==> design/flow/design.v <==
module divfreq(clk, rst, clk1kHz);
input clk;
input rst;
output clk1kHz;
reg [20:0]count;
reg clk1kHz_q;
assign clk1kHz = (count >= 21'd24) && !clk1kHz_q;
always @(posedge clk)begin
	if (rst) begin
		count <= 0;
		clk1kHz_q <= 0;
	end else if(count < 24)begin
		count <= count + 1'd1;
	end else begin
		clk1kHz_q <= !clk1kHz_q;
		count <= 0;
	end
end
endmodule
module divfreq20(clk, rst, clk20Hz);
input clk;
input rst;
output clk20Hz;
reg [20:0]count20;
reg clk20Hz_q;
assign clk20Hz = (count20 >= 21'd249) && !clk20Hz_q;
always @(posedge clk)begin
	if (rst) begin
		count20 <= 0;
		clk20Hz_q <= 0;
	end else if(count20 < 249)begin
		count20 <= count20 + 1'd1;
	end else begin
		clk20Hz_q <= !clk20Hz_q;
		count20 <= 0;
	end
end
endmodule
module Barrido_filas(clk, rst, clk20Hz, fil);
	input clk;
	input rst;
	input clk20Hz;
	output reg [3:0] fil;
	reg [1:0] contador;
	always @(posedge clk) begin
		if (rst) begin
			contador <= 'b0;
			fil <= 'b0000;
		end else if (clk20Hz) begin
			case(contador)
				'b00: fil <= 'b1000;
				'b01: fil <= 'b0100;
				'b10: fil <= 'b0010;
				'b11: fil <= 'b0001;
			endcase
			contador <= contador + 'b1;
		end
	end
endmodule
module Comparador_col(clk, rst, fil, col, tecla);
	input clk;
	input rst;
	input [3:0]fil;
	input [3:0]col;
	output reg [3:0] tecla;
	reg [3:0] tecla_q;
	always @(*) begin
		tecla = tecla_q;
		if(col == 'b1000)begin  
			case(fil)
				'b1000: tecla = 'd15;
				'b0100: tecla = 'd1;
				'b0010: tecla = 'd4;
				'b0001: tecla = 'd7;
			default: tecla = 'd15;
			endcase
		end if (col == 'b0100)begin  
			case(fil)
				'b1000: tecla = 'd0;
				'b0100: tecla = 'd2;
				'b0010: tecla = 'd5;
				'b0001: tecla = 'd8;
			default: tecla = 'd15;
			endcase
		end if (col == 'b0010)begin  
			case(fil)
				'b1000: tecla = 'd14;
				'b0100: tecla = 'd3;
				'b0010: tecla = 'd6;
				'b0001: tecla = 'd9;
			default: tecla = 'd15;
			endcase
		end if (col == 'b0001)begin  
			case(fil)
				'b1000: tecla = 'd13;
				'b0100: tecla = 'd10;
				'b0010: tecla = 'd11;
				'b0001: tecla = 'd12;
			default: tecla = 'd15;
			endcase
		end
	end
	always @(posedge clk) begin
		if (rst) tecla_q <= 'd15;
		else tecla_q <= tecla;
	end
endmodule
module Conversor(tecla, CSseg);
	input [3:0] tecla;
	output reg [6:0] CSseg;
	parameter segmin = 7'b1111110;  
	parameter segplus = 7'b1101100;  
	parameter segdiv = 7'b1011011;  
	parameter segmult = 7'b1001000;  
	parameter seg0 = 7'b0000001;  
	parameter seg1 = 7'b1001111;  
	parameter seg2 = 7'b0010010;  
	parameter seg3 = 7'b0000110;  
	parameter seg4 = 7'b1001100;  
	parameter seg5 = 7'b0100100;  
	parameter seg6 = 7'b0100000;  
	parameter seg7 = 7'b0001111;  
	parameter seg8 = 7'b0000000;  
	parameter seg9 = 7'b0000100;  
	parameter segA = 7'b0001000;  
	parameter segb = 7'b1100000;  
	parameter segC = 7'b0110001;  
	parameter segd = 7'b1000010;  
	parameter segE = 7'b0110000;  
	parameter segF = 7'b0111000;  
	parameter sego = 7'b1100010;  
	parameter segh = 7'b1101000;  
	parameter segeq = 7'b1110110;  
	parameter nul = 7'b1111111; 
	always @(*)begin
			case(tecla)
				4'b0000: CSseg = seg0;
				4'b0001: CSseg = seg1;
				4'b0010: CSseg = seg2;
				4'b0011: CSseg = seg3;
				4'b0100: CSseg = seg4;
				4'b0101: CSseg = seg5;
				4'b0110: CSseg = seg6;
				4'b0111: CSseg = seg7;
				4'b1000: CSseg = seg8;
				4'b1001: CSseg = seg9;
				4'b1010: CSseg = segplus;
				4'b1011: CSseg = segmin;
				4'b1100: CSseg = segmult;
				4'b1101: CSseg = segdiv;
				4'b1110: CSseg = segeq;
				4'b1111: CSseg = nul;
			endcase
	end
endmodule
module Barrido_displays(clk, rst, btn, btnres, CSseg, clk1kHz, dres, signo_resultado, Sseg, anodos, Ssegnum1, Ssegnum2, operador, signo1);
	input clk;
	input rst;
	input btn;
	input btnres;
	input [6:0] CSseg;
	input clk1kHz;
	input [23:0] dres;
	input [1:0] signo_resultado;
	output reg [6:0] Sseg;
	output reg [7:0] anodos;
	output reg [20:0] Ssegnum1;
	output reg [20:0] Ssegnum2;
	output reg [6:0] operador;
	output reg [6:0] signo1;	
	reg [6:0] Sseg0;
	reg [6:0] Sseg1;
	reg [6:0] Sseg2;
	reg [6:0] Sseg3;
	reg [6:0] Sseg4;
	reg [6:0] Sseg5;
	reg [6:0] Sseg6;
	reg [6:0] Sseg7;
	parameter segmin = 7'b1111110;  
	parameter segplus = 7'b1101100;  
	parameter segdiv = 7'b1011011;  
	parameter segmult = 7'b1001000;  
	parameter seg0 = 7'b0000001;  
	parameter seg1 = 7'b1001111;  
	parameter seg2 = 7'b0010010;  
	parameter seg3 = 7'b0000110;  
	parameter seg4 = 7'b1001100;  
	parameter seg5 = 7'b0100100;  
	parameter seg6 = 7'b0100000;  
	parameter seg7 = 7'b0001111;  
	parameter seg8 = 7'b0000000;  
	parameter seg9 = 7'b0000100;  
	parameter segeq = 7'b1110110;  
	parameter nul = 7'b1111111; 
	reg [2:0]contadorbar;
	reg btnON;
	reg btnresON;
	reg estado;
	reg [2:0]posdisplay;
	always @(posedge clk) begin
	if (rst) begin
		contadorbar = 3'b0;
		Sseg0 = nul;
		Sseg1 = nul;
		Sseg2 = nul;
		Sseg3 = nul;
		Sseg4 = nul;
		Sseg5 = nul;
		Sseg6 = nul;
		Sseg7 = nul;
		btnON = 1'b0;
		btnresON = 'b0;
		estado = 'b0;
		posdisplay = 'b0;
		anodos <= 8'b11111111;
		Sseg <= nul;
		Ssegnum1 <= {nul, nul, nul};
		Ssegnum2 <= {nul, nul, nul};
		signo1 <= nul;
		operador <= nul;
	end else if (clk1kHz) begin
		if (btnres == 'b0 && btnresON == 'b0)begin
			estado = ~estado;
			btnresON = 'b1;
		end
		if (btnres == 'b1) begin
			btnresON = 'b0;
		end
		contadorbar = contadorbar + 1'b1;
		case(contadorbar)
			3'b000: begin anodos <= 8'b11111110; Sseg <= Sseg0; end
			3'b001: begin anodos <= 8'b11111101; Sseg <= Sseg1; end
			3'b010: begin anodos <= 8'b11111011; Sseg <= Sseg2; end
			3'b011: begin anodos <= 8'b11110111; Sseg <= Sseg3; end
			3'b100: begin anodos <= 8'b11101111; Sseg <= Sseg4; end
			3'b101: begin anodos <= 8'b11011111; Sseg <= Sseg5; end
			3'b110: begin anodos <= 8'b10111111; Sseg <= Sseg6; end
			3'b111: begin anodos <= 8'b01111111; Sseg <= Sseg7; end
		endcase
		if (estado == 0)begin
		if (btn == 'b0 && btnON == 'b0)begin
			posdisplay = posdisplay + 'b1;
			btnON = 'b1;
		end
		if (btn == 'b1) begin
			btnON = 'b0;
		end
		case(posdisplay)
			3'b000: Sseg7 = CSseg;
			3'b001: Sseg6 = CSseg;
			3'b010: Sseg5 = CSseg;
			3'b011: Sseg4 = CSseg;
			3'b100: Sseg3 = CSseg;
			3'b101: Sseg2 = CSseg;
			3'b110: Sseg1 = CSseg;
			3'b111: Sseg0 = CSseg;
		endcase 
		Ssegnum1 <= {Sseg6, Sseg5, Sseg4};
		Ssegnum2 <= {Sseg2, Sseg1, Sseg0};
		signo1 <= Sseg7;
		operador <= Sseg3;
		end
		if (estado == 1) begin
			if(signo_resultado == 2)begin
			Sseg0 = 7'b0110001;  
			Sseg1 = seg0;	 
			Sseg2 = 7'b0110001;	 
			Sseg3 = 7'b0110001;	 
			Sseg4 = 7'b0110000;	 
			Sseg5 = nul;
			Sseg6 = nul;
			Sseg7 = nul;
			end else begin
			case(dres[3:0])
				4'b0000: Sseg0 = seg0;
				4'b0001: Sseg0 = seg1;
				4'b0010: Sseg0 = seg2;
				4'b0011: Sseg0 = seg3;
				4'b0100: Sseg0 = seg4;
				4'b0101: Sseg0 = seg5;
				4'b0110: Sseg0 = seg6;
				4'b0111: Sseg0 = seg7;
				4'b1000: Sseg0 = seg8;
				4'b1001: Sseg0 = seg9;
				default: Sseg0 = nul;
			endcase
			case(dres[7:4])
				4'b0000: Sseg1 = seg0;
				4'b0001: Sseg1 = seg1;
				4'b0010: Sseg1 = seg2;
				4'b0011: Sseg1 = seg3;
				4'b0100: Sseg1 = seg4;
				4'b0101: Sseg1 = seg5;
				4'b0110: Sseg1 = seg6;
				4'b0111: Sseg1 = seg7;
				4'b1000: Sseg1 = seg8;
				4'b1001: Sseg1 = seg9;
				default: Sseg1 = nul;
			endcase
			case(dres[11:8])
				4'b0000: Sseg2 = seg0;
				4'b0001: Sseg2 = seg1;
				4'b0010: Sseg2 = seg2;
				4'b0011: Sseg2 = seg3;
				4'b0100: Sseg2 = seg4;
				4'b0101: Sseg2 = seg5;
				4'b0110: Sseg2 = seg6;
				4'b0111: Sseg2 = seg7;
				4'b1000: Sseg2 = seg8;
				4'b1001: Sseg2 = seg9;
				default: Sseg2 = nul;
			endcase
			case(dres[15:12])
				4'b0000: Sseg3 = seg0;
				4'b0001: Sseg3 = seg1;
				4'b0010: Sseg3 = seg2;
				4'b0011: Sseg3 = seg3;
				4'b0100: Sseg3 = seg4;
				4'b0101: Sseg3 = seg5;
				4'b0110: Sseg3 = seg6;
				4'b0111: Sseg3 = seg7;
				4'b1000: Sseg3 = seg8;
				4'b1001: Sseg3 = seg9;
				default: Sseg3 = nul;
			endcase
			case(dres[19:16])
				4'b0000: Sseg4 = seg0;
				4'b0001: Sseg4 = seg1;
				4'b0010: Sseg4 = seg2;
				4'b0011: Sseg4 = seg3;
				4'b0100: Sseg4 = seg4;
				4'b0101: Sseg4 = seg5;
				4'b0110: Sseg4 = seg6;
				4'b0111: Sseg4 = seg7;
				4'b1000: Sseg4 = seg8;
				4'b1001: Sseg4 = seg9;
				default: Sseg4 = nul;
			endcase
			case(dres[23:20])
				4'b0000: Sseg5 = seg0;
				4'b0001: Sseg5 = seg1;
				4'b0010: Sseg5 = seg2;
				4'b0011: Sseg5 = seg3;
				4'b0100: Sseg5 = seg4;
				4'b0101: Sseg5 = seg5;
				4'b0110: Sseg5 = seg6;
				4'b0111: Sseg5 = seg7;
				4'b1000: Sseg5 = seg8;
				4'b1001: Sseg5 = seg9;
				default: Sseg5 = nul;
			endcase
			if(signo_resultado == 0) begin
				Sseg6 = nul;
				Sseg7 = nul;
			end else begin 
				Sseg6 = segmin;
				Sseg7 = nul;
			end
			end		
		end
	end
	end
endmodule
module Ssegtobin (clk, rst, Ssegnum1, Ssegnum2, signo1, operador, num1, num2, sig1, oper);
	input clk;
	input rst;
	input [20:0] Ssegnum1;
	input [20:0] Ssegnum2;
	input [6:0] signo1;
	input [6:0] operador;
	output reg [9:0] num1;
	output reg [9:0] num2;
	output reg sig1;
	output reg [1:0] oper;
	reg [3:0] digit11;
	reg [3:0] digit12;
	reg [3:0] digit13;
	reg [3:0] digit21;
	reg [3:0] digit22;
	reg [3:0] digit23;
	parameter [6:0] segmin = 7'b1111110;  
	parameter [6:0] segplus = 7'b1101100;  
	parameter [6:0] segdiv = 7'b1011011;  
	parameter [6:0] segmult = 7'b1001000;  
	parameter [6:0] seg0 = 7'b0000001;  
	parameter [6:0] seg1 = 7'b1001111;  
	parameter [6:0] seg2 = 7'b0010010;  
	parameter [6:0] seg3 = 7'b0000110;  
	parameter [6:0] seg4 = 7'b1001100;  
	parameter [6:0] seg5 = 7'b0100100;  
	parameter [6:0] seg6 = 7'b0100000;  
	parameter [6:0] seg7 = 7'b0001111;  
	parameter [6:0] seg8 = 7'b0000000;  
	parameter [6:0] seg9 = 7'b0000100;  
	parameter [6:0] nul = 7'b1111111; 
	reg [3:0] digit11_q;
	reg [3:0] digit12_q;
	reg [3:0] digit13_q;
	reg [3:0] digit21_q;
	reg [3:0] digit22_q;
	reg [3:0] digit23_q;
	reg [1:0] oper_q;
	always @(posedge clk) begin
		if (rst) begin
			digit11_q <= 'b0;
			digit12_q <= 'b0;
			digit13_q <= 'b0;
			digit21_q <= 'b0;
			digit22_q <= 'b0;
			digit23_q <= 'b0;
			oper_q <= 'b0;
		end else begin
			digit11_q <= digit11;
			digit12_q <= digit12;
			digit13_q <= digit13;
			digit21_q <= digit21;
			digit22_q <= digit22;
			digit23_q <= digit23;
			oper_q <= oper;
		end
	end
	always @(*)begin
		digit11 = digit11_q;
		digit12 = digit12_q;
		digit13 = digit13_q;
		digit21 = digit21_q;
		digit22 = digit22_q;
		digit23 = digit23_q;
		oper = oper_q;
		case(Ssegnum1[6:0])
			seg0: digit13 = 'd0;
			seg1: digit13 = 'd1;
			seg2: digit13 = 'd2;
			seg3: digit13 = 'd3;
			seg4: digit13 = 'd4;
			seg5: digit13 = 'd5;
			seg6: digit13 = 'd6;
			seg7: digit13 = 'd7;
			seg8: digit13 = 'd8;
			seg9: digit13 = 'd9;
			default: ;
		endcase
		case(Ssegnum1[13:7])
			seg0: digit12 = 'd0;
			seg1: digit12 = 'd1;
			seg2: digit12 = 'd2;
			seg3: digit12 = 'd3;
			seg4: digit12 = 'd4;
			seg5: digit12 = 'd5;
			seg6: digit12 = 'd6;
			seg7: digit12 = 'd7;
			seg8: digit12 = 'd8;
			seg9: digit12 = 'd9;
			default: ;
		endcase
		case(Ssegnum1[20:14])
			seg0: digit11 = 'd0;
			seg1: digit11 = 'd1;
			seg2: digit11 = 'd2;
			seg3: digit11 = 'd3;
			seg4: digit11 = 'd4;
			seg5: digit11 = 'd5;
			seg6: digit11 = 'd6;
			seg7: digit11 = 'd7;
			seg8: digit11 = 'd8;
			seg9: digit11 = 'd9;
			default: ;
		endcase
		case(Ssegnum2[6:0])
			seg0: digit23 = 'd0;
			seg1: digit23 = 'd1;
			seg2: digit23 = 'd2;
			seg3: digit23 = 'd3;
			seg4: digit23 = 'd4;
			seg5: digit23 = 'd5;
			seg6: digit23 = 'd6;
			seg7: digit23 = 'd7;
			seg8: digit23 = 'd8;
			seg9: digit23 = 'd9;
			default: ;
		endcase
		case(Ssegnum2[13:7])
			seg0: digit22 = 'd0;
			seg1: digit22 = 'd1;
			seg2: digit22 = 'd2;
			seg3: digit22 = 'd3;
			seg4: digit22 = 'd4;
			seg5: digit22 = 'd5;
			seg6: digit22 = 'd6;
			seg7: digit22 = 'd7;
			seg8: digit22 = 'd8;
			seg9: digit22 = 'd9;
			default: ;
		endcase
		case(Ssegnum2[20:14])
			seg0: digit21 = 'd0;
			seg1: digit21 = 'd1;
			seg2: digit21 = 'd2;
			seg3: digit21 = 'd3;
			seg4: digit21 = 'd4;
			seg5: digit21 = 'd5;
			seg6: digit21 = 'd6;
			seg7: digit21 = 'd7;
			seg8: digit21 = 'd8;
			seg9: digit21 = 'd9;
			default: ;
		endcase
		case(operador)
			segplus: oper = 'd0;
			segmin:  oper = 'd1;
			segmult: oper = 'd2;
			segdiv:  oper = 'd3;
			default: ;
		endcase
		sig1 = (signo1 == nul) ? 'd0:'d1;
		num1 = (digit11 * 'd100) + (digit12 * 'd10) + digit13;
		num2 = (digit21 * 'd100) + (digit22 * 'd10) + digit23;
	end
endmodule
module Operacion (num1, num2, sig1, oper, resultado, signo_resultado);
	input [9:0]num1;
	input [9:0]num2;
	input sig1;
	input [1:0]oper;
	output reg [19:0] resultado;
	output reg [1:0] signo_resultado;
	always @(*)begin
		resultado = 'd0;
		signo_resultado = 'd0;
		case(oper)
			'd0: begin	if (sig1 == 0) begin  
						resultado = num1 + num2;
						signo_resultado = 'd0;
					end else begin
						if (num1 > num2)begin
							resultado = num1 - num2;
							signo_resultado = 'd1;
						end else begin
							resultado = num2 - num1;
							signo_resultado = 'd0;
						end
					end
				end
			'd1: begin	if (sig1 == 1) begin  
						resultado = num1 + num2;
						signo_resultado = 'd1;
					end else begin
						if (num2 > num1)begin
							resultado = num2 - num1;
							signo_resultado = 'd1;
						end else begin
							resultado = num1 - num2;
							signo_resultado = 'd0;
						end
					end
				end
			'd2: begin resultado = num1*num2;
							if (sig1 == 0) begin  
								signo_resultado = 'd0;
							end else signo_resultado = 'd1;
			end
			'd3: begin if(num2 != 0 && num1 % num2 == 0) begin  
								resultado = num1/num2;
								if (sig1 == 0) begin  
									signo_resultado = 'd0;
								end else signo_resultado = 'd1;	
							end else signo_resultado = 'd2;
			end
		endcase
	end
endmodule
module Digitos_result (resultado, dres);
	input [19:0] resultado;
	output reg [23:0] dres;
	integer i;
	reg [43:0] sh;
	always @(*)begin
		sh = {24'd0, resultado};
		for (i = 0; i < 20; i = i + 1) begin
			if (sh[23:20] >= 5) sh[23:20] = sh[23:20] + 4'd3;
			if (sh[27:24] >= 5) sh[27:24] = sh[27:24] + 4'd3;
			if (sh[31:28] >= 5) sh[31:28] = sh[31:28] + 4'd3;
			if (sh[35:32] >= 5) sh[35:32] = sh[35:32] + 4'd3;
			if (sh[39:36] >= 5) sh[39:36] = sh[39:36] + 4'd3;
			if (sh[43:40] >= 5) sh[43:40] = sh[43:40] + 4'd3;
			sh = sh << 1;
		end
		dres = sh[43:20];
	end
endmodule
module Calculator2_0(clk, rst, col, btn, btnres, fil, Sseg, anodos);
	input clk;
	input rst;
	input [3:0] col;
	input btn;
	input btnres;
	output [3:0] fil;
	output [6:0] Sseg;
	output [7:0] anodos;
	wire clk1kHz;
	wire clk20Hz;
	wire [3:0]tecla;
	wire [20:0] Ssegnum1;
	wire [20:0] Ssegnum2;
	wire [6:0] signo1;
	wire [6:0] operador;
	wire [9:0] num1;
	wire [9:0] num2;
	wire sig1;
	wire [1:0] oper;
	wire [19:0] resultado;
	wire [1:0] signo_resultado;
	wire [23:0] dres;
	wire [6:0] CSseg;
	divfreq div(clk, rst, clk1kHz);
	divfreq20 div20(clk, rst, clk20Hz);
	Barrido_filas barfil(clk, rst, clk20Hz, fil);
	Comparador_col comp(clk, rst, fil, col, tecla);
	Conversor print(tecla, CSseg);
	Barrido_displays bardisp(clk, rst, btn, btnres, CSseg, clk1kHz, dres, signo_resultado, Sseg, anodos, Ssegnum1, Ssegnum2, operador, signo1);
	Ssegtobin convsegtobin(clk, rst, Ssegnum1, Ssegnum2, signo1, operador, num1, num2, sig1, oper);
	Operacion op(num1, num2, sig1, oper, resultado, signo_resultado);
	Digitos_result digres(resultado, dres);
endmodule
==> design/flow/run.sh <==
#!/bin/bash
# the make line also repeats each setting of config.mk as NAME=value (left out here)
make -C /OpenROAD-flow-scripts/flow DESIGN_CONFIG=/design/flow/config.mk WORK_HOME=/design/flow/orfs CLKGATE_MAP_FILE= finish
==> design/flow/config.mk <==
export PLATFORM = sky130hd
export DESIGN_NAME = Calculator2_0
export DESIGN_NICKNAME = Calculator2_0
export VERILOG_FILES = /design/flow/design.v
export SDC_FILE = /design/flow/constraint.sdc
export NUM_CORES = 4
export LEC_CHECK = 0
export CAP_MARGIN = 10
export CORE_ASPECT_RATIO = 1.51
export CORE_MARGIN = 8
export CORE_UTILIZATION = 24
export GPL_ROUTABILITY_DRIVEN = 0
export HOLD_SLACK_MARGIN = -0.07
export MIN_ROUTING_LAYER = met1
export SLEW_MARGIN = 5
==> design/flow/constraint.sdc <==
create_clock -name core_clock -period 115.0 [get_ports {clk}]
set_input_delay 23.0000 -clock core_clock [delete_from_list [all_inputs] [get_ports {clk}]]
set_output_delay 23.0000 -clock core_clock [all_outputs]
set_load 0.01 [all_outputs]
==> out/metrics.cfg, run 1 <==
[clocking]
htreeDepth=1
clk_path_buf_depth=3
cts.clk_slew.worst_paths_ps=70
cts_tree=yes
ctsHoldBuffers=0
cts_num_sinks=288
insertion_delay_ps=570
root_buffer=clkbuf_16
tritoncts.num_buffers=25

[cells_and_area]
nets=8481
n_fill_cell=26100
area_growth_pct=9.73

[yosys]
ys_sh_aoi_pct=31.7
synth-cells-yosys=7700
mappedNetlistArea_mm2=0.0570
top_area_cell=ha_1
flop_cell=dfxtp_1
ys.flops=288
synth_top_area_share_pct=14.9
synthAdderAreaFrac_pct=17.6
most_common_cell=nand2_1
ys_top_logic_family=AND-OR/OR-AND gates
top_cells_by_count=nand2_1 (838), nor2_1 (706), ha_1 (680)
simple_gate_area_share_pct=26.5
ys_sh_mux_pct=4.24
yosysSeqAreaShare_pct=10.1
syn_inst=7700
ys_sh_xor_pct=4.97
synth.distinct_cells=193
yosysWarningCount=9
syn_area_per_cell_um2=7.41
edf_count=0
topCellsByArea=ha_1 (15%), dfxtp_1 (10%), nand2_1 (5.5%)
ys_chip_area_mm2=0.0570
async_reset_ff_share_pct=0

[sta]
worst_pin_slew_ps=1330
final.period_utilization_pct=92.5
skew_ps=21.4
slew_violations=0
slew_headroom_pct=11.1
clock.fmax_mhz=9.40
tns_ps=0
period_minus_slack_ps=106410
setup_violations=0
hold_viol=0

[routing]
dr.pass1.iters=6
route.vias.total=58900
wl_per_cell_um=16.9
drt_iter0_markers=3062
viasPerCell=5.43
drt-total-wl_mm=183
ant_nets=0
drc=0

[global_routing]
grt_usage_pct=13.5
grt_overflow=0
first_global_vias=56800
grt_max_degree=104
grt_pass1_wl_mm=290
antenna_found_initial=0

[worst_setup_path]
cpPeakStageDelay_ps=750
path_buffers=37
crit_path_start=bardisp.Ssegnum2[12]
reg2regPathDepth=512
reg2reg_from=bardisp.Ssegnum2[12]
crit_family=AND-OR/OR-AND gates
ff2ff_setup_slack_ps=8590
cp_num_cells=512
endpoint_kind=flip-flop
path_class=reg2reg
arrival_ps=106910
cp_common_cell=o21a_1
critical_path.slowest_cell=nor4b_1
worstSetupStartpointType=flip-flop
cp-endpoint=bardisp.Sseg3[2]
cp.required_ps=115500
reg2reg_to=bardisp.Sseg3[2]
path_max_fanout=22

[placement]
numPortBuffers=26
dp_hpwl_mm=147

[floorplan]
die_height_um=615
die_area_mm2=0.254
core_mm2=0.237
fp-utilization_pct=24.1
die_x_um=413
io_pins=27
rows=220

[flow_run]
drv_cap=0
warning_count=100

[min_path]
hold_path_class=reg2reg
min_to=convsegtobin.digit13_q[1]
min_from=convsegtobin.digit13_q[1]
min_path_cells=2

[run_status]
status=finished clean

repair_timing:
action | 4_1_cts | 5_1_grt
setup endpoints to repair | 0 | 42
gates resized | 0 | 74
buffers inserted | 0 | 70
cell type report:
class	count	area (um2)	share of cell area, %
Antenna cell	1	2.50	0.00400
Clock buffer	35	713	1.14
Clock inverter	9	126	0.202
Inverter	380	1430	2.28
Multi-Input combinational cell	6834	49200	78.5
Sequential cell	288	5770	9.21
Tap cell	3108	3890	6.21
Timing Repair Buffer	188	1520	2.43
metrics by stage:
step | setup WS, ps | util (%) | instance area, um2 | hold WS [ps] | cells
after floorplan | 10330 | - | 57300 | 414 | 7760
after global routing | -229 | 26.4 | 62600 | 468 | 10800
after CTS | 298 | 26.0 | 61700 | 448 | 10800
after detailed placement | 631 | 25.7 | 60800 | 431 | 10700
after global placement | 3120 | 25.7 | 60800 | 426 | 10700
final | 8590 | 26.4 | 62600 | 445 | 10800
routing by layer:
metal	track usage [%]	part of all wire, %	vias to the layer above
li1	-	-	29000
met1	13.5	37	27800
met2	26.6	53	1412
met3	0.818	2.9	609
met4	8.57	7.4	0
met5	0	0	-
==> inputs of run 2 (changes only) <==
- CAP_MARGIN: 10 -> 5
- CORE_ASPECT_RATIO: 1.51 -> unset
- CORE_MARGIN: 8 -> 2
- CORE_UTILIZATION: 24 -> 67
- CTS_CLUSTER_DIAMETER: unset -> 360
- GPL_ROUTABILITY_DRIVEN: 0 -> unset
- HOLD_SLACK_MARGIN: -0.07 -> unset
- MAX_ROUTING_LAYER: unset -> met4
- MIN_ROUTING_LAYER: met1 -> unset
- SLEW_MARGIN: 5 -> 20
- clock period: 115.0 -> 89.1 ns (I/O delays scaled with it)
==> run 2 against run 1 <==
The flow now stops in 5_1_grt; synthesized cell count unchanged; area after synthesis unchanged; die area down 66%.
==> out/metrics.cfg, run 2 <==
[floorplan]
rows=107
die_height_um=296
fp-utilization_pct=67.3
die_x_um=296
io_pins=27
core_mm2=0.0847
die_area_mm2=0.0875

[clocking]
root_buffer=clkbuf_16
htreeDepth=1
cts_num_sinks=288
tritoncts.num_buffers=31
clk_path_buf_depth=3

[yosys]
ys.flops=288
ys_chip_area_mm2=0.0570
synth-cells-yosys=7700
top_cells_by_count=nand2_1 (838), nor2_1 (706), ha_1 (680)
most_common_cell=nand2_1
mappedNetlistArea_mm2=0.0570
simple_gate_area_share_pct=26.5
ys_sh_xor_pct=4.97
syn_area_per_cell_um2=7.41
async_reset_ff_share_pct=0
topCellsByArea=ha_1 (15%), dfxtp_1 (10%), nand2_1 (5.5%)
yosysSeqAreaShare_pct=10.1
yosysWarningCount=9
ys_top_logic_family=AND-OR/OR-AND gates
ys_sh_mux_pct=4.24
syn_inst=7700
top_area_cell=ha_1
synth_top_area_share_pct=14.9
synthAdderAreaFrac_pct=17.6
synth.distinct_cells=193
ys_sh_aoi_pct=31.7
flop_cell=dfxtp_1
edf_count=0

[placement]
dp_hpwl_mm=137
finalWeightedCongestion=0.998
numPortBuffers=26
dp_cells=9118

[run_status]
status=aborted with a tool error
lastStage=5_1_grt

==> run 2: through the flow <==
stage               utilization (%)  hold WS, ps  setup slack (ps)  cell area, um2
detailed placement             74.1          443             -3530           62800
global placement               74.1          439              -871           62800
floorplan                         -          414             -5630           59300
CTS                            79.1          464             -2.17           67100
==> run 2: repair_timing <==
action / 4_1_cts
buffers inserted: 293
setup endpoints to repair: 42
hold buffers: 0
pin swaps: 172
gates resized: 190
cloned: 1
==> inputs of run 3 (changes only) <==
- CAP_MARGIN: 5 -> 20
- CORE_UTILIZATION: 67 -> 68
- CTS_CLUSTER_DIAMETER: 360 -> unset
- CTS_CLUSTER_SIZE: unset -> 25
- HOLD_SLACK_MARGIN: unset -> -0.08
- MAX_ROUTING_LAYER: met4 -> unset
- clock period: 89.1 -> 97.5 ns (I/O delays scaled with it)
==> run 3 against run 2 <==
Area after synthesis did not move; now clean on timing, DRC and antenna; die area fell by 1.4%; synthesized cell count did not move.
==> out/metrics.cfg, run 3 <==
[run_status]
status=finished clean

[global_routing]
grt_usage_pct=38.2
antenna_found_initial=2
grt_max_degree=104
first_global_vias=57000
grt_overflow=0
grt_pass1_wl_mm=280

[placement]
numPortBuffers=26
dp_hpwl_mm=134
place_ws_ps=-3460
dp_cells=8849
finalWeightedCongestion=1.02
placed_area_mm2=0.0599

[clocking]
tritoncts.num_buffers=28
cts_num_sinks=288
ctsHoldBuffers=0
insertion_delay_ps=570
htreeDepth=1
clk_path_buf_depth=3
cts_tree=yes
root_buffer=clkbuf_16
cts.clk_slew.worst_paths_ps=70

[worst_setup_path]
path_class=reg2reg
cp.required_ps=97980
reg2reg_from=bardisp.Ssegnum2[6]
arrival_ps=95390
crit_path_start=bardisp.Ssegnum2[6]
path_buffers=34
cp_num_cells=516
path_max_fanout=14
reg2regPathDepth=516
crit_family=AND-OR/OR-AND gates
cp-endpoint=bardisp.Sseg3[2]
ff2ff_setup_slack_ps=2590
cp_common_cell=o21a_1
reg2reg_to=bardisp.Sseg3[2]
endpoint_kind=flip-flop
cpPeakStageDelay_ps=620
worstSetupStartpointType=flip-flop
critical_path.slowest_cell=fa_2

[cells_and_area]
area_growth_pct=13.9
fin_area_mm2=0.0650
fin_cells=9152
nets=8815
final_util_pct=78.0

[yosys]
topCellsByArea=ha_1 (15%), dfxtp_1 (10%), nand2_1 (5.5%)
synth.distinct_cells=193
synthAdderAreaFrac_pct=17.6
ys_top_logic_family=AND-OR/OR-AND gates
mappedNetlistArea_mm2=0.0570
top_area_cell=ha_1
synth_top_area_share_pct=14.9
simple_gate_area_share_pct=26.5
ys_sh_xor_pct=4.97
yosysSeqAreaShare_pct=10.1
async_reset_ff_share_pct=0
most_common_cell=nand2_1
syn_inst=7700
ys_chip_area_mm2=0.0570
flop_cell=dfxtp_1
ys_sh_mux_pct=4.24
ys.flops=288
edf_count=0
ys_sh_aoi_pct=31.7
yosysWarningCount=9
synth-cells-yosys=7700
top_cells_by_count=nand2_1 (838), nor2_1 (706), ha_1 (680)
syn_area_per_cell_um2=7.41

[floorplan]
die_height_um=294
die_x_um=294
core_mm2=0.0833
fp-utilization_pct=68.5
rows=106
die_area_mm2=0.0862
io_pins=27

[sta]
period_minus_slack_ps=94910
slew_violations=0
tns_ps=0
slew_headroom_pct=20.5
final.period_utilization_pct=97.3
layout_setup_ws_ps=2590
holdWs_ps=446
clock.fmax_mhz=10.5
skew_ps=29.2
hold_viol=0
setup_violations=0
worst_pin_slew_ps=1180

[flow_run]
drv_cap=0
warning_count=101

[routing]
drt_iter0_markers=5099
wl_per_cell_um=20.1
dr.pass1.iters=8
diodes=0
viasPerCell=6.90
drc=0
drt-total-wl_mm=184
ant_nets=0
route.vias.total=63200

[min_path]
min_path_cells=2
min_to=comp.tecla_q[2]
hold_path_class=reg2reg
min_from=comp.tecla_q[2]

## run 3: per-layer routing
layer  vias to the layer above  wire length, um  track usage (%)  share of wire (%)
met3                       717            13400             3.90                7.3
met4                         4             8970             15.7                4.9
li1                      29700                -                -                  -
met5                         -               26                0              0.014
met1                     29700            74700             47.8                 41
met2                      3018            87200             66.9                 47
## run 3: timing repair
action	CTS	global route
setup endpoints to repair	42	42
buffers inserted	23	226
gates resized	42	425
pin swaps	18	231
gates cloned	2	2
## run 3: cell type report
class,count,area [um2]
multi-input cells,6835,51400
fillers,6225,18300
flip-flops and latches,288,5790
repair buffers,518,4000
inverters,380,1430
well taps,1080,1350
clock buffers,37,805
clock inverters,14,229
==> inputs of run 4 (changes only) <==
- CAP_MARGIN: 20 -> 5
- CORE_ASPECT_RATIO: unset -> 1.82
- CORE_UTILIZATION: 68 -> 72
- CTS_CLUSTER_DIAMETER: unset -> 380
- CTS_CLUSTER_SIZE: 25 -> 33
- HOLD_SLACK_MARGIN: -0.08 -> unset
- MAX_ROUTING_LAYER: unset -> met4
- SETUP_SLACK_MARGIN: unset -> -1.23
- TNS_END_PERCENT: unset -> 5
- clock period: 97.5 -> 88.6 ns (I/O delays scaled with it)
==> run 4 against run 3 <==
The run now fails in 5_1_grt; area after synthesis unchanged; die area decreased by 5.4%; synthesized cell count unchanged.
==> out/metrics.cfg, run 4 <==
[clocking]
tritoncts.num_buffers=12
ctsHoldBuffers=0
clk_path_buf_depth=3
cts_num_sinks=288
htreeDepth=1
root_buffer=clkbuf_16

[yosys]
synth.distinct_cells=193
mappedNetlistArea_mm2=0.0570
yosysWarningCount=9
most_common_cell=nand2_1
synth_top_area_share_pct=14.9
ys_top_logic_family=AND-OR/OR-AND gates
ys_sh_mux_pct=4.24
synthAdderAreaFrac_pct=17.6
simple_gate_area_share_pct=26.5
flop_cell=dfxtp_1
yosysSeqAreaShare_pct=10.1
edf_count=0
ys.flops=288
synth-cells-yosys=7700
syn_area_per_cell_um2=7.41
topCellsByArea=ha_1 (15%), dfxtp_1 (10%), nand2_1 (5.5%)
ys_sh_aoi_pct=31.7
top_cells_by_count=nand2_1 (838), nor2_1 (706), ha_1 (680)
async_reset_ff_share_pct=0
top_area_cell=ha_1
ys_chip_area_mm2=0.0570
syn_inst=7700
ys_sh_xor_pct=4.97

[run_status]
firstError=[ERROR GRT-0232] Routing congestion too high. Check the congestion heatmap in the GUI.
status=aborted with a tool error
lastStage=5_1_grt

[placement]
finalWeightedCongestion=1.20
place_ws_ps=-4840
dp_cells=10100
numPortBuffers=26
dp_hpwl_mm=168

[floorplan]
io_pins=27
die_x_um=213
core_mm2=0.0786
fp-utilization_pct=72.6
die_height_um=384
die_area_mm2=0.0816
rows=139

[global_routing]
grt_overflow=1598
grt_usage_pct=91.7

## run 4: routing by layer
metal / global-route usage, % / overflow
met3: 78.5 / 79
met1: 86.6 / 71
met5: - / -
met2: 105 / 1065
met4: 97.5 / 383
## run 4: timing repair
| action | 4_1_cts |
|---|---|
| setup buffers | 84 |
| resized | 86 |
| pin swaps | 77 |
| setup endpoints to repair | 42 |
## run 4: through the flow
stage / cell area (um2) / hold slack, ps
CTS: 71300 / 467
global placement: 70000 / 426
detailed placement: 70000 / 442
floorplan: 58500 / 414
==> inputs of run 5 (changes only) <==
- ABC_AREA: unset -> 1
- CAP_MARGIN: 5 -> 20
- CORE_ASPECT_RATIO: 1.82 -> unset
- CORE_UTILIZATION: 72 -> 69
- CTS_CLUSTER_DIAMETER: 380 -> unset
- CTS_CLUSTER_SIZE: 33 -> 96
- MAX_ROUTING_LAYER: met4 -> unset
- PLACE_DENSITY: unset -> 0.43
- SETUP_SLACK_MARGIN: -1.23 -> unset
- TNS_END_PERCENT: 5 -> 10
- clock period: 88.6 -> 53.7 ns (I/O delays scaled with it)
==> run 5 against run 4 <==
The run fails in 4_1_cts; die area grew 14%; synthesized cell count grew 27%; area after synthesis up 9.3%.
==> out/metrics.cfg, run 5 <==
[run_status]
status=aborted with a tool error
lastStage=4_1_cts
firstError=[ERROR DPL-0033] detailed placement checks failed during check placement.

[floorplan]
die_height_um=305
io_pins=27
rows=110
fp-utilization_pct=69.5
core_mm2=0.0897
die_x_um=305
die_area_mm2=0.0928

[placement]
finalWeightedCongestion=1.04
place_ws_ps=-22900
placed_area_mm2=0.0806
numPortBuffers=26
dp_hpwl_mm=174
dp_cells=13100

[yosys]
ys_top_logic_family=simple AND/OR/NAND/NOR gates
ys_chip_area_mm2=0.0623
topCellsByArea=ha_1 (14%), nand2_1 (13%), dfxtp_1 (9.2%)
ys_sh_aoi_pct=14.5
simple_gate_area_share_pct=41.5
most_common_cell=nand2_1
async_reset_ff_share_pct=0
yosysSeqAreaShare_pct=9.25
top_area_cell=ha_1
ys_sh_mux_pct=0.0722
ys_sh_xor_pct=6.13
mappedNetlistArea_mm2=0.0623
ys.flops=288
synthAdderAreaFrac_pct=16.1
synth_top_area_share_pct=13.6
flop_cell=dfxtp_1
syn_area_per_cell_um2=6.36
yosysWarningCount=9
top_cells_by_count=nand2_1 (2192), inv_1 (1434), nor2_1 (787)
syn_inst=9809
synth-cells-yosys=9809
edf_count=0
synth.distinct_cells=104

==> inputs of run 6 (changes only) <==
- CAP_MARGIN: 20 -> 10
- CORE_UTILIZATION: 69 -> 72
- CTS_CLUSTER_DIAMETER: unset -> 365
- CTS_CLUSTER_SIZE: 96 -> 99
- TNS_END_PERCENT: 10 -> 40
- clock period: 53.7 -> 60.2 ns (I/O delays scaled with it)
==> run 6 against run 5 <==
The run again fails in 4_1_cts; area after synthesis is the same; die area shrank 4.1%; synthesized cell count is the same.
==> out/metrics.cfg, run 6 <==
[run_status]
status=aborted with a tool error
lastStage=4_1_cts
firstError=[ERROR DPL-0038] Utilization greater than 100%, impossible to legalize

[yosys]
ys_sh_xor_pct=6.13
ys.flops=288
async_reset_ff_share_pct=0
synth.distinct_cells=104
ys_chip_area_mm2=0.0623
ys_top_logic_family=simple AND/OR/NAND/NOR gates
most_common_cell=nand2_1
ys_sh_mux_pct=0.0722
top_cells_by_count=nand2_1 (2192), inv_1 (1434), nor2_1 (787)
syn_inst=9809
yosysWarningCount=9
yosysSeqAreaShare_pct=9.25
simple_gate_area_share_pct=41.5
mappedNetlistArea_mm2=0.0623
ys_sh_aoi_pct=14.5
flop_cell=dfxtp_1
topCellsByArea=ha_1 (14%), nand2_1 (13%), dfxtp_1 (9.2%)
top_area_cell=ha_1
synth_top_area_share_pct=13.6
synth-cells-yosys=9809
edf_count=0
synthAdderAreaFrac_pct=16.1
syn_area_per_cell_um2=6.36

[floorplan]
die_area_mm2=0.0890
io_pins=27
core_mm2=0.0855
rows=107
die_x_um=298
die_height_um=298
fp-utilization_pct=72.9

[placement]
dp_cells=13000
place_ws_ps=-18330
finalWeightedCongestion=1.10
numPortBuffers=26
dp_hpwl_mm=204

run 6: stage by stage:
stage | util [%] | area, um2
after detailed placement | 94.3 | 80700
after global placement | 94.3 | 80700
after floorplan | - | 64700
==> inputs of run 7 (changes only) <==
- ABC_AREA: 1 -> unset
- CAP_MARGIN: 10 -> 20
- CORE_UTILIZATION: 72 -> 66
- CTS_CLUSTER_DIAMETER: 365 -> 350
- CTS_CLUSTER_SIZE: 99 -> 25
- PLACE_DENSITY: 0.43 -> unset
- TNS_END_PERCENT: 40 -> unset
- clock period: 60.2 -> 87.6 ns (I/O delays scaled with it)
==> run 7 against run 6 <==
Now fails the layout checks on setup timing; area after synthesis is 8.5% lower; die area shrank 0.18%; synthesized cell count is 22% lower.
==> out/metrics.cfg, run 7 <==
[yosys]
top_area_cell=ha_1
ys_top_logic_family=AND-OR/OR-AND gates
top_cells_by_count=nand2_1 (838), nor2_1 (706), ha_1 (680)
synth_top_area_share_pct=14.9
ys_sh_mux_pct=4.24
synth.distinct_cells=193
yosysSeqAreaShare_pct=10.1
edf_count=0
ys.flops=288
syn_inst=7700
yosysWarningCount=9
topCellsByArea=ha_1 (15%), dfxtp_1 (10%), nand2_1 (5.5%)
synth-cells-yosys=7700
ys_sh_xor_pct=4.97
mappedNetlistArea_mm2=0.0570
simple_gate_area_share_pct=26.5
most_common_cell=nand2_1
synthAdderAreaFrac_pct=17.6
ys_sh_aoi_pct=31.7
async_reset_ff_share_pct=0
syn_area_per_cell_um2=7.41
ys_chip_area_mm2=0.0570
flop_cell=dfxtp_1

[clocking]
cts.clk_slew.worst_paths_ps=110
htreeDepth=1
ctsHoldBuffers=0
tritoncts.num_buffers=15
insertion_delay_ps=520
cts_tree=yes
cts_num_sinks=288
root_buffer=clkbuf_16
clk_path_buf_depth=3

[min_path]
min_path_cells=2
min_to=comp.tecla_q[2]
min_from=comp.tecla_q[2]
hold_path_class=reg2reg

[global_routing]
antenna_found_initial=4
first_global_vias=67100
grt_overflow=0
grt_usage_pct=42.7
grt_max_degree=104
grt_pass1_wl_mm=325

[sta]
period_minus_slack_ps=94660
final.period_utilization_pct=108
layout_setup_ws_ps=-7060
clock.fmax_mhz=10.6
rsz0062_at_grt=true
tns_ps=-273520
skew_ps=27.5
worst_pin_slew_ps=1350
hold_viol=0
setup_violations=42
slew_headroom_pct=8.79
holdWs_ps=460
slew_violations=0

[placement]
finalWeightedCongestion=0.974
numPortBuffers=26
dp_hpwl_mm=145
place_ws_ps=-3730

[floorplan]
io_pins=27
die_x_um=298
die_height_um=298
rows=107
die_area_mm2=0.0888
core_mm2=0.0854
fp-utilization_pct=66.8

[cells_and_area]
final_util_pct=88.0
flop_area_mm2=0.00581
nets=9941
area_growth_pct=31.8
comb_area_mm2=0.0534
n_fill_cell=4447

[routing]
dr.pass1.iters=15
viasPerCell=7.16
wl_per_cell_um=22.6
ant_nets=0
diodes=0
drt-total-wl_mm=233
route.vias.total=73900
drc=0
drt_iter0_markers=9988

[worst_setup_path]
reg2regPathDepth=528
path_class=reg2reg
cp_num_cells=528
cp-endpoint=bardisp.Sseg3[2]
reg2reg_to=bardisp.Sseg3[2]
cp.required_ps=88050
path_buffers=68
cp_common_cell=o21a_1
worstSetupStartpointType=flip-flop
path_max_fanout=14
critical_path.slowest_cell=fa_2
cpPeakStageDelay_ps=570
endpoint_kind=flip-flop
reg2reg_from=bardisp.Ssegnum2[17]
crit_family=AND-OR/OR-AND gates
ff2ff_setup_slack_ps=-7060
crit_path_start=bardisp.Ssegnum2[17]
arrival_ps=95110

[run_status]
status=finished with violations
failed_checks=setup timing

[flow_run]
drv_cap=0
warning_count=103

==> run 7: cell type report <==
class | count | share of cell area, %
Inverter | 380 | 1.92
Tap cell | 1144 | 1.90
Sequential cell | 288 | 7.72
Timing Repair Buffer | 1661 | 16.9
Clock buffer | 16 | 0.504
Multi-Input combinational cell | 6831 | 71.0
Clock inverter | 2 | 0.0333
==> run 7: stage by stage <==
step                      std cells  area, um2
final                         10300      75200
after global routing          10300      75200
after CTS                     10100      71600
after detailed placement       9822      68100
after global placement         9822      68100
after floorplan                7760      59300
==> run 7: timing repair <==
item	4_1_cts	5_1_grt
setup buffers	287	198
endpoints found under the setup margin	42	42
pin swaps	186	294
gates resized	194	415
==> run 7: layer usage <==
metal,global-route usage (%),up-vias,wire length (um)
met1,49.5,33700,81600
met3,6.42,2322,25100
li1,-,31900,-
met2,74.2,5923,105000
met4,25.4,2,21500
met5,0,-,13
==> inputs of run 8 (changes only) <==
- CAP_MARGIN: 20 -> 5
- CORE_UTILIZATION: 66 -> 70
- CTS_CLUSTER_DIAMETER: 350 -> unset
- CTS_CLUSTER_SIZE: 25 -> unset
- MAX_ROUTING_LAYER: unset -> met4
- SETUP_SLACK_MARGIN: unset -> -1.23
- clock period: 87.6 -> 88.6 ns (I/O delays scaled with it)
==> run 8 against run 7 <==
Maximum frequency is 3.2% higher; flip-flop count unchanged; clock skew is 8.9 ps lower; the layout still fails its checks (setup timing); design area down 11%; clock-buffer cell count up 24; global-route usage down 0.96 points; critical endpoint is now bardisp.Sseg3[0]; register-to-register slack gained 3900 ps.
==> out/metrics.cfg, run 8 <==
[worst_setup_path]
reg2reg_from=bardisp.Ssegnum2[12]
cp-endpoint=bardisp.Sseg3[0]
cpPeakStageDelay_ps=500
worstSetupStartpointType=flip-flop
critical_path.slowest_cell=or4_4
cp_common_cell=o21a_1
path_max_fanout=9
endpoint_kind=flip-flop
cp_num_cells=519
ff2ff_setup_slack_ps=-3120
crit_path_start=bardisp.Ssegnum2[12]
reg2reg_to=bardisp.Sseg3[0]
path_buffers=33
cp.required_ps=89020
crit_family=AND-OR/OR-AND gates
path_class=reg2reg
arrival_ps=92140
reg2regPathDepth=519

[yosys]
synth.distinct_cells=193
ys.flops=288
ys_sh_mux_pct=4.24
synth_top_area_share_pct=14.9
most_common_cell=nand2_1
ys_chip_area_mm2=0.0570
syn_area_per_cell_um2=7.41
top_area_cell=ha_1
yosysSeqAreaShare_pct=10.1
topCellsByArea=ha_1 (15%), dfxtp_1 (10%), nand2_1 (5.5%)
flop_cell=dfxtp_1
ys_sh_xor_pct=4.97
synth-cells-yosys=7700
ys_sh_aoi_pct=31.7
async_reset_ff_share_pct=0
top_cells_by_count=nand2_1 (838), nor2_1 (706), ha_1 (680)
mappedNetlistArea_mm2=0.0570
syn_inst=7700
yosysWarningCount=9
ys_top_logic_family=AND-OR/OR-AND gates
simple_gate_area_share_pct=26.5
edf_count=0
synthAdderAreaFrac_pct=17.6

[run_status]
failed_checks=setup timing
status=finished with violations

[clocking]
clk_path_buf_depth=3
htreeDepth=1
cts_num_sinks=288
root_buffer=clkbuf_16
cts_tree=yes
insertion_delay_ps=570
cts.clk_slew.worst_paths_ps=60
tritoncts.num_buffers=30

[min_path]
min_path_cells=2
min_from=convsegtobin.digit23_q[8]
min_to=convsegtobin.digit23_q[8]
hold_path_class=reg2reg

[sta]
hold_viol=0
period_minus_slack_ps=91720
clock.fmax_mhz=10.9
final.period_utilization_pct=104
setup_violations=42
slew_violations=0
worst_pin_slew_ps=1230
layout_setup_ws_ps=-3120
slew_headroom_pct=18.0
rsz0062_at_grt=true
skew_ps=18.6

[routing]
drt_iter0_markers=6138
drt-total-wl_mm=182
drc=0
route.vias.total=63800
diodes=0
dr.pass1.iters=13
ant_nets=0
wl_per_cell_um=19.7
viasPerCell=6.88

[global_routing]
grt_max_degree=77
first_global_vias=60200
grt_usage_pct=41.7
antenna_found_initial=0
grt_pass1_wl_mm=288
grt_overflow=0

[floorplan]
fp-utilization_pct=70.8
rows=104
die_x_um=289
core_mm2=0.0805
die_height_um=289
die_area_mm2=0.0838
io_pins=27

[cells_and_area]
nets=8965
n_fill_cell=5419
area_growth_pct=16.9
fin_area_mm2=0.0667

[placement]
dp_hpwl_mm=136
finalWeightedCongestion=1.03
numPortBuffers=26
placed_area_mm2=0.0630

[flow_run]
warning_count=102
drv_cap=0

run 8: layout make-up:
cell class,instances,area [um2],area share [%]
multi-input cells,6831,51900,77.8
flip-flops and latches,288,5790,8.69
repair buffers,670,5190,7.78
inverters,380,1430,2.15
well taps,1060,1330,1.99
clock buffers,40,838,1.26
clock inverters,13,235,0.353
run 8: what timing repair did:
action | 4_1_cts | 5_1_grt
pin swaps | 85 | 145
resized | 111 | 192
hold endpoints to repair | 0 | 0
endpoints found under the setup margin | 42 | 42
cloned | 0 | 0
buffers inserted | 98 | 64
hold buffers | 0 | 0
run 8: through the flow:
step / cells / setup slack [ps] / hold slack (ps) / util [%] / TNS, ps
floorplan: 7760 / -6130 / 414 / - / -239880
global placement: 9074 / -607 / 432 / 78.2 / -18620
detailed placement: 9074 / -3680 / 442 / 78.2 / -145740
CTS: 9221 / -1870 / 459 / 81.1 / -68200
global route: 9282 / -7760 / 486 / 82.8 / -313700
finish: 9282 / -3120 / 460 / 82.8 / -115940
run 8: routing by layer:
metal / global-route usage (%) / routed length (um) / vias to the layer above
met4: 20.8 / 10200 / 0
met3: 5.29 / 14300 / 890
li1: - / - / 30000
met2: 71.1 / 86500 / 3208
met5: - / 0 / -
met1: 48.2 / 71400 / 29700
==> inputs of run 9 (changes only) <==
- CAP_MARGIN: 5 -> 20
- CORE_ASPECT_RATIO: unset -> 1.72
- CORE_UTILIZATION: 70 -> 65
- SETUP_SLACK_MARGIN: -1.23 -> unset
- TNS_END_PERCENT: unset -> 5
- clock period: 88.6 -> 89.1 ns (I/O delays scaled with it)
==> run 9 against run 8 <==
Fails layout checks on capacitance limit, slew limit, setup timing; clock-buffer cell count is 7 lower; non-clock buffer count is 1045 higher.
==> out/metrics.cfg, run 9 <==
[run_status]
status=finished with violations
failed_checks=capacitance limit, slew limit, setup timing

[global_routing]
grt_max_degree=104
antenna_found_initial=18
first_global_vias=69800
grt_overflow=0
grt_pass1_wl_mm=345
grt_usage_pct=47.9

[sta]
final.period_utilization_pct=106
layout_setup_ws_ps=-5670
hold_viol=0
setup_violations=42
rsz0062_at_grt=true
period_minus_slack_ps=94770
clock.fmax_mhz=10.6
holdWs_ps=454
worst_pin_slew_ps=2070
skew_ps=20.4
slew_violations=8
slew_headroom_pct=-39.4

[worst_setup_path]
worstSetupStartpointType=flip-flop
path_class=reg2reg
critical_path.slowest_cell=nor4_1
crit_family=AND-OR/OR-AND gates
path_buffers=69
reg2reg_from=bardisp.Ssegnum2[10]
cp_num_cells=523
cp-endpoint=bardisp.Sseg3[2]
ff2ff_setup_slack_ps=-5670
reg2regPathDepth=523
endpoint_kind=flip-flop
reg2reg_to=bardisp.Sseg3[2]
cp.required_ps=89580
arrival_ps=95240
cp_common_cell=o21a_1
crit_path_start=bardisp.Ssegnum2[10]
path_max_fanout=9
cpPeakStageDelay_ps=1620

[yosys]
syn_inst=7700
yosysSeqAreaShare_pct=10.1
topCellsByArea=ha_1 (15%), dfxtp_1 (10%), nand2_1 (5.5%)
synth-cells-yosys=7700
ys_sh_mux_pct=4.24
mappedNetlistArea_mm2=0.0570
synthAdderAreaFrac_pct=17.6
ys.flops=288
ys_top_logic_family=AND-OR/OR-AND gates
ys_chip_area_mm2=0.0570
async_reset_ff_share_pct=0
syn_area_per_cell_um2=7.41
flop_cell=dfxtp_1
ys_sh_xor_pct=4.97
simple_gate_area_share_pct=26.5
synth.distinct_cells=193
ys_sh_aoi_pct=31.7
edf_count=0
top_area_cell=ha_1
synth_top_area_share_pct=14.9
most_common_cell=nand2_1
yosysWarningCount=9
top_cells_by_count=nand2_1 (838), nor2_1 (706), ha_1 (680)

[clocking]
insertion_delay_ps=560
htreeDepth=1
clk_path_buf_depth=3
ctsHoldBuffers=0
tritoncts.num_buffers=23
cts_num_sinks=288
root_buffer=clkbuf_16
cts_tree=yes
cts.clk_slew.worst_paths_ps=80

[routing]
viasPerCell=6.87
route.vias.total=71700
drt_iter0_markers=7384
wl_per_cell_um=22.2
dr.pass1.iters=15
ant_nets=0
drc=0
drt-total-wl_mm=232

[min_path]
min_to=comp.tecla_q[2]
hold_path_class=reg2reg
min_from=comp.tecla_q[2]
min_path_cells=2

[cells_and_area]
area_growth_pct=29.8
nets=10000

[placement]
finalWeightedCongestion=1.08
dp_hpwl_mm=159
numPortBuffers=26

[floorplan]
fp-utilization_pct=65.5
die_x_um=230
die_area_mm2=0.0902
core_mm2=0.0871
io_pins=27
rows=142
die_height_um=393

[flow_run]
warning_count=105
drv_cap=3

[run 9: through the flow]
stage / cell area (um2) / TNS [ps] / cells / setup WS, ps / utilization (%)
2_1_floorplan: 58500 / -247020 / 7760 / -6300 / -
3_3_place_gp: 69200 / -8710 / 10100 / -375 / 79.4
3_5_place_dp: 69200 / -135030 / 10100 / -3410 / 79.4
4_1_cts: 72200 / -26190 / 10300 / -800 / 82.9
5_1_grt: 74100 / -389880 / 10400 / -9540 / 85.1
6_report: 74100 / -224790 / 10400 / -5670 / 85.1
[run 9: repair_timing]
action                                 CTS  global route
buffers inserted                       185           101
resized                                199           197
pin swaps                              173           242
cloned                                   0             0
setup endpoints to repair               42            42
endpoints found under the hold margin    0             0
[run 9: layout make-up]
| type | count | area (um2) |
|---|---|---|
| multi-input cells | 6831 | 51500 |
| repair buffers | 1715 | 13000 |
| fillers | 5339 | 13000 |
| flip-flops and latches | 288 | 5800 |
| well taps | 1152 | 1440 |
| inverters | 380 | 1430 |
| clock buffers | 33 | 683 |
| clock inverters | 9 | 92.6 |
| diodes | 27 | 67.6 |
[run 9: layer usage]
| metal | up-vias | share of wire [%] | track usage (%) |
|---|---|---|---|
| li1 | 32100 | - | - |
| met1 | 33200 | 32 | 44.3 |
| met2 | 4305 | 47 | 82.1 |
| met3 | 2107 | 9.1 | 11.7 |
| met4 | 0 | 12 | 42.6 |
| met5 | - | 0 | - |
==> inputs of run 10 (changes only) <==
- CORE_ASPECT_RATIO: 1.72 -> unset
- CORE_UTILIZATION: 65 -> 40
- MAX_ROUTING_LAYER: met4 -> unset
- SETUP_SLACK_MARGIN: unset -> 5.0
- TNS_END_PERCENT: 5 -> unset
- clock period: 89.1 -> 105.0 ns (I/O delays scaled with it)
==> run 10 against run 9 <==
The run now finishes clean; clock skew increased by 5.5 ps; clock-buffer cell count is 7 higher; maximum frequency shrank 1.0%; area after synthesis unchanged; first-iteration DRC count shrank 40%.
==> out/metrics.cfg, run 10 <==
[run_status]
status=finished clean

[worst_setup_path]
cp-endpoint=bardisp.Sseg3[2]
endpoint_kind=flip-flop
crit_family=AND-OR/OR-AND gates
cpPeakStageDelay_ps=680
cp_num_cells=513
path_max_fanout=15
ff2ff_setup_slack_ps=9270
reg2regPathDepth=513
cp.required_ps=105520
reg2reg_to=bardisp.Sseg3[2]
path_class=reg2reg
arrival_ps=96250
reg2reg_from=bardisp.Ssegnum2[8]
crit_path_start=bardisp.Ssegnum2[8]
cp_common_cell=o21a_1
path_buffers=36
worstSetupStartpointType=flip-flop
critical_path.slowest_cell=fa_2

[yosys]
yosysWarningCount=9
simple_gate_area_share_pct=26.5
ys_sh_aoi_pct=31.7
flop_cell=dfxtp_1
yosysSeqAreaShare_pct=10.1
syn_inst=7700
synthAdderAreaFrac_pct=17.6
synth.distinct_cells=193
edf_count=0
mappedNetlistArea_mm2=0.0570
synth-cells-yosys=7700
topCellsByArea=ha_1 (15%), dfxtp_1 (10%), nand2_1 (5.5%)
ys.flops=288
async_reset_ff_share_pct=0
top_area_cell=ha_1
synth_top_area_share_pct=14.9
ys_chip_area_mm2=0.0570
syn_area_per_cell_um2=7.41
top_cells_by_count=nand2_1 (838), nor2_1 (706), ha_1 (680)
ys_sh_xor_pct=4.97
ys_top_logic_family=AND-OR/OR-AND gates
most_common_cell=nand2_1
ys_sh_mux_pct=4.24

[sta]
worst_pin_slew_ps=1150
rsz0062_at_grt=false
slew_violations=0
skew_ps=25.9
tns_ps=0
setup_violations=0
hold_viol=0
final.period_utilization_pct=91.2
clock.fmax_mhz=10.4
period_minus_slack_ps=95730
slew_headroom_pct=23.7

[global_routing]
grt_max_degree=104
grt_overflow=0
antenna_found_initial=1
grt_pass1_wl_mm=293
first_global_vias=55800
grt_usage_pct=23.8

[min_path]
min_to=comp.tecla_q[2]
min_from=comp.tecla_q[2]
hold_path_class=reg2reg
min_path_cells=2

[placement]
dp_hpwl_mm=141
finalWeightedCongestion=0.952
placed_area_mm2=0.0600
numPortBuffers=26

[clocking]
cts_num_sinks=288
cts_tree=yes
ctsHoldBuffers=0
htreeDepth=1
cts.clk_slew.worst_paths_ps=70
clk_path_buf_depth=3
insertion_delay_ps=600
root_buffer=clkbuf_16
tritoncts.num_buffers=31

[cells_and_area]
fin_area_mm2=0.0655
n_fill_cell=14200
nets=8738
area_growth_pct=14.9
comb_area_mm2=0.0514
flop_area_mm2=0.00581

[routing]
ant_nets=0
dr_wl_met2_mm=87.1
drt-total-wl_mm=186
wl_met3_mm=9.09
drt_iter0_markers=4452
route.vias.total=60000
wl_per_cell_um=18.8
viasPerCell=6.06
wl_met1_mm=84.1
dr.pass1.iters=8
drc=0
top_layer=met4

[floorplan]
die_area_mm2=0.146
die_x_um=382
core_mm2=0.142
die_height_um=382
io_pins=27
rows=138
fp-utilization_pct=40.3

[flow_run]
drv_cap=0
warning_count=99

run 10: repair_timing:
| action | in CTS | in global routing |
|---|---|---|
| gates cloned | 0 | 4 |
| pin swaps | 33 | 201 |
| gates resized | 111 | 417 |
| setup buffers | 55 | 197 |
| endpoints found under the setup margin | 42 | 42 |
| endpoints found under the hold margin | 0 | 0 |
run 10: layout make-up:
class                   instances  area share, %
diodes                          3         0.0115
multi-input cells            6834           78.4
inverters                     380           2.19
repair buffers                439           5.26
well taps                    1890           3.61
clock inverters                18          0.405
clock buffers                  40           1.31
flip-flops and latches        288           8.86
run 10: routing by layer:
layer,GRT usage [%],vias up
li1,-,29600
met1,31.9,28500
met2,40.9,1613
met3,1.93,288
met4,6.00,0
met5,0,-
run 10: stage by stage:
stage,hold slack [ps],worst slack (ps),instances,utilization (%)
after CTS,450,5000,9688,43.9
after global routing,474,4010,9892,46.3
after global placement,427,618,9575,42.4
after detailed placement,440,-1920,9575,42.4
after floorplan,414,5000,7760,-
final,446,9270,9892,46.3
==> inputs of run 11 (changes only) <==
- ABC_AREA: unset -> 1
- CORE_UTILIZATION: 40 -> 72
- CTS_CLUSTER_SIZE: unset -> 96
- PLACE_DENSITY: unset -> 0.43
- SETUP_SLACK_MARGIN: 5.0 -> unset
- clock period: 105.0 -> 75.4 ns (I/O delays scaled with it)
==> run 11 against run 10 <==
The layout now fails its checks (setup timing); critical path depth grew 106; clock skew fell by 0.95 ps; routed wire length rose by 12%; synthesized cell count increased by 27%; area after synthesis up 9.3%; design area grew 12%; setup slack got worse by 9700 ps; first-iteration DRC count grew 75%; register-to-register slack worse by 9700 ps; core utilization increased by 40 points; largest cell class unchanged.
==> out/metrics.cfg, run 11 <==
[run_status]
status=finished with violations
failed_checks=setup timing

[clocking]
tritoncts.num_buffers=28
insertion_delay_ps=580
cts_tree=yes
clk_path_buf_depth=3
cts_num_sinks=288
root_buffer=clkbuf_16
htreeDepth=1
cts.clk_slew.worst_paths_ps=60
ctsHoldBuffers=0

[placement]
numPortBuffers=26
finalWeightedCongestion=1.08
dp_hpwl_mm=142
place_ws_ps=-3540

[yosys]
syn_inst=9809
edf_count=0
top_cells_by_count=nand2_1 (2192), inv_1 (1434), nor2_1 (787)
ys_top_logic_family=simple AND/OR/NAND/NOR gates
ys_sh_aoi_pct=14.5
mappedNetlistArea_mm2=0.0623
ys_chip_area_mm2=0.0623
ys.flops=288
topCellsByArea=ha_1 (14%), nand2_1 (13%), dfxtp_1 (9.2%)
ys_sh_mux_pct=0.0722
yosysSeqAreaShare_pct=9.25
simple_gate_area_share_pct=41.5
synth-cells-yosys=9809
most_common_cell=nand2_1
synth_top_area_share_pct=13.6
ys_sh_xor_pct=6.13
flop_cell=dfxtp_1
syn_area_per_cell_um2=6.36
synthAdderAreaFrac_pct=16.1
synth.distinct_cells=104
yosysWarningCount=9
async_reset_ff_share_pct=0
top_area_cell=ha_1

[routing]
drt_iter0_markers=7788
drt-total-wl_mm=207
ant_nets=0
route.vias.total=71700
wl_per_cell_um=17.9
drc=0
dr.pass1.iters=11
viasPerCell=6.20

[worst_setup_path]
cp.required_ps=75840
critical_path.slowest_cell=fa_1
crit_family=simple AND/OR/NAND/NOR gates
reg2reg_to=bardisp.Sseg0[3]
ff2ff_setup_slack_ps=-380
crit_path_start=bardisp.Ssegnum2[15]
path_class=reg2reg
endpoint_kind=flip-flop
path_max_fanout=10
worstSetupStartpointType=flip-flop
cp_common_cell=nand2_2
arrival_ps=76230
cp-endpoint=bardisp.Sseg0[3]
reg2reg_from=bardisp.Ssegnum2[15]
cpPeakStageDelay_ps=510
path_buffers=114
cp_num_cells=619
reg2regPathDepth=619

[sta]
final.period_utilization_pct=101
slew_violations=0
hold_viol=0
slew_headroom_pct=33.4
setup_violations=39
skew_ps=25.0
layout_setup_ws_ps=-382
worst_pin_slew_ps=991
period_minus_slack_ps=75780
rsz0062_at_grt=true
clock.fmax_mhz=13.2

[floorplan]
core_mm2=0.0855
die_area_mm2=0.0890
fp-utilization_pct=72.9
rows=107
die_x_um=298
io_pins=27
die_height_um=298

[cells_and_area]
nets=11200
final_util_pct=86.1
area_growth_pct=18.1

[flow_run]
warning_count=101
drv_cap=0

[global_routing]
first_global_vias=64200
antenna_found_initial=1
grt_overflow=0
grt.busiest_layer=met2
grt_use_met2_pct=68.7
use_met3_pct=4.30
grt.met1_usage_pct=47.3
grt_max_degree=94
grt_pass1_wl_mm=298
grt_usage_pct=39.0

[min_path]
hold_path_class=reg2reg
min_to=convsegtobin.digit22_q[1]
min_from=convsegtobin.digit22_q[1]
min_path_cells=2

-- run 11: layout make-up --
type / instances / area [um2]
Multi-Input combinational cell: 7800 / 53900
Fill cell: 5107 / 11900
Inverter: 1638 / 6550
Sequential cell: 288 / 5790
Timing Repair Buffer: 638 / 4950
Tap cell: 1144 / 1430
Clock buffer: 34 / 763
Clock inverter: 17 / 264
Timing Repair inverter: 2 / 12.5
Antenna cell: 1 / 2.50
-- run 11: repair_timing --
item / in CTS / in global routing
setup buffers: 59 / 301
gates resized: 44 / 592
setup endpoints to repair: 42 / 42
pin swaps: 79 / 453
gates cloned: 5 / 7
-- run 11: per-stage QoR --
| step | instance area [um2] | instances | hold slack [ps] | setup TNS, ps |
|---|---|---|---|---|
| 2_1_floorplan | 65000 | 9869 | 414 | -69550 |
| 3_3_place_gp | 67200 | 11100 | 423 | 0 |
| 3_5_place_dp | 67200 | 11100 | 431 | -131610 |
| 4_1_cts | 68900 | 11300 | 446 | 0 |
| 5_1_grt | 73600 | 11600 | 466 | -179190 |
| 6_report | 73600 | 11600 | 450 | -7130 |
-- run 11: layer usage --
| metal | wire [um] | share of wire (%) | up-vias |
|---|---|---|---|
| li1 | - | - | 33200 |
| met1 | 76800 | 37 | 32600 |
| met2 | 96400 | 46 | 4433 |
| met3 | 19400 | 9.3 | 1423 |
| met4 | 14800 | 7.1 | 0 |
| met5 | 0 | 0 | - |
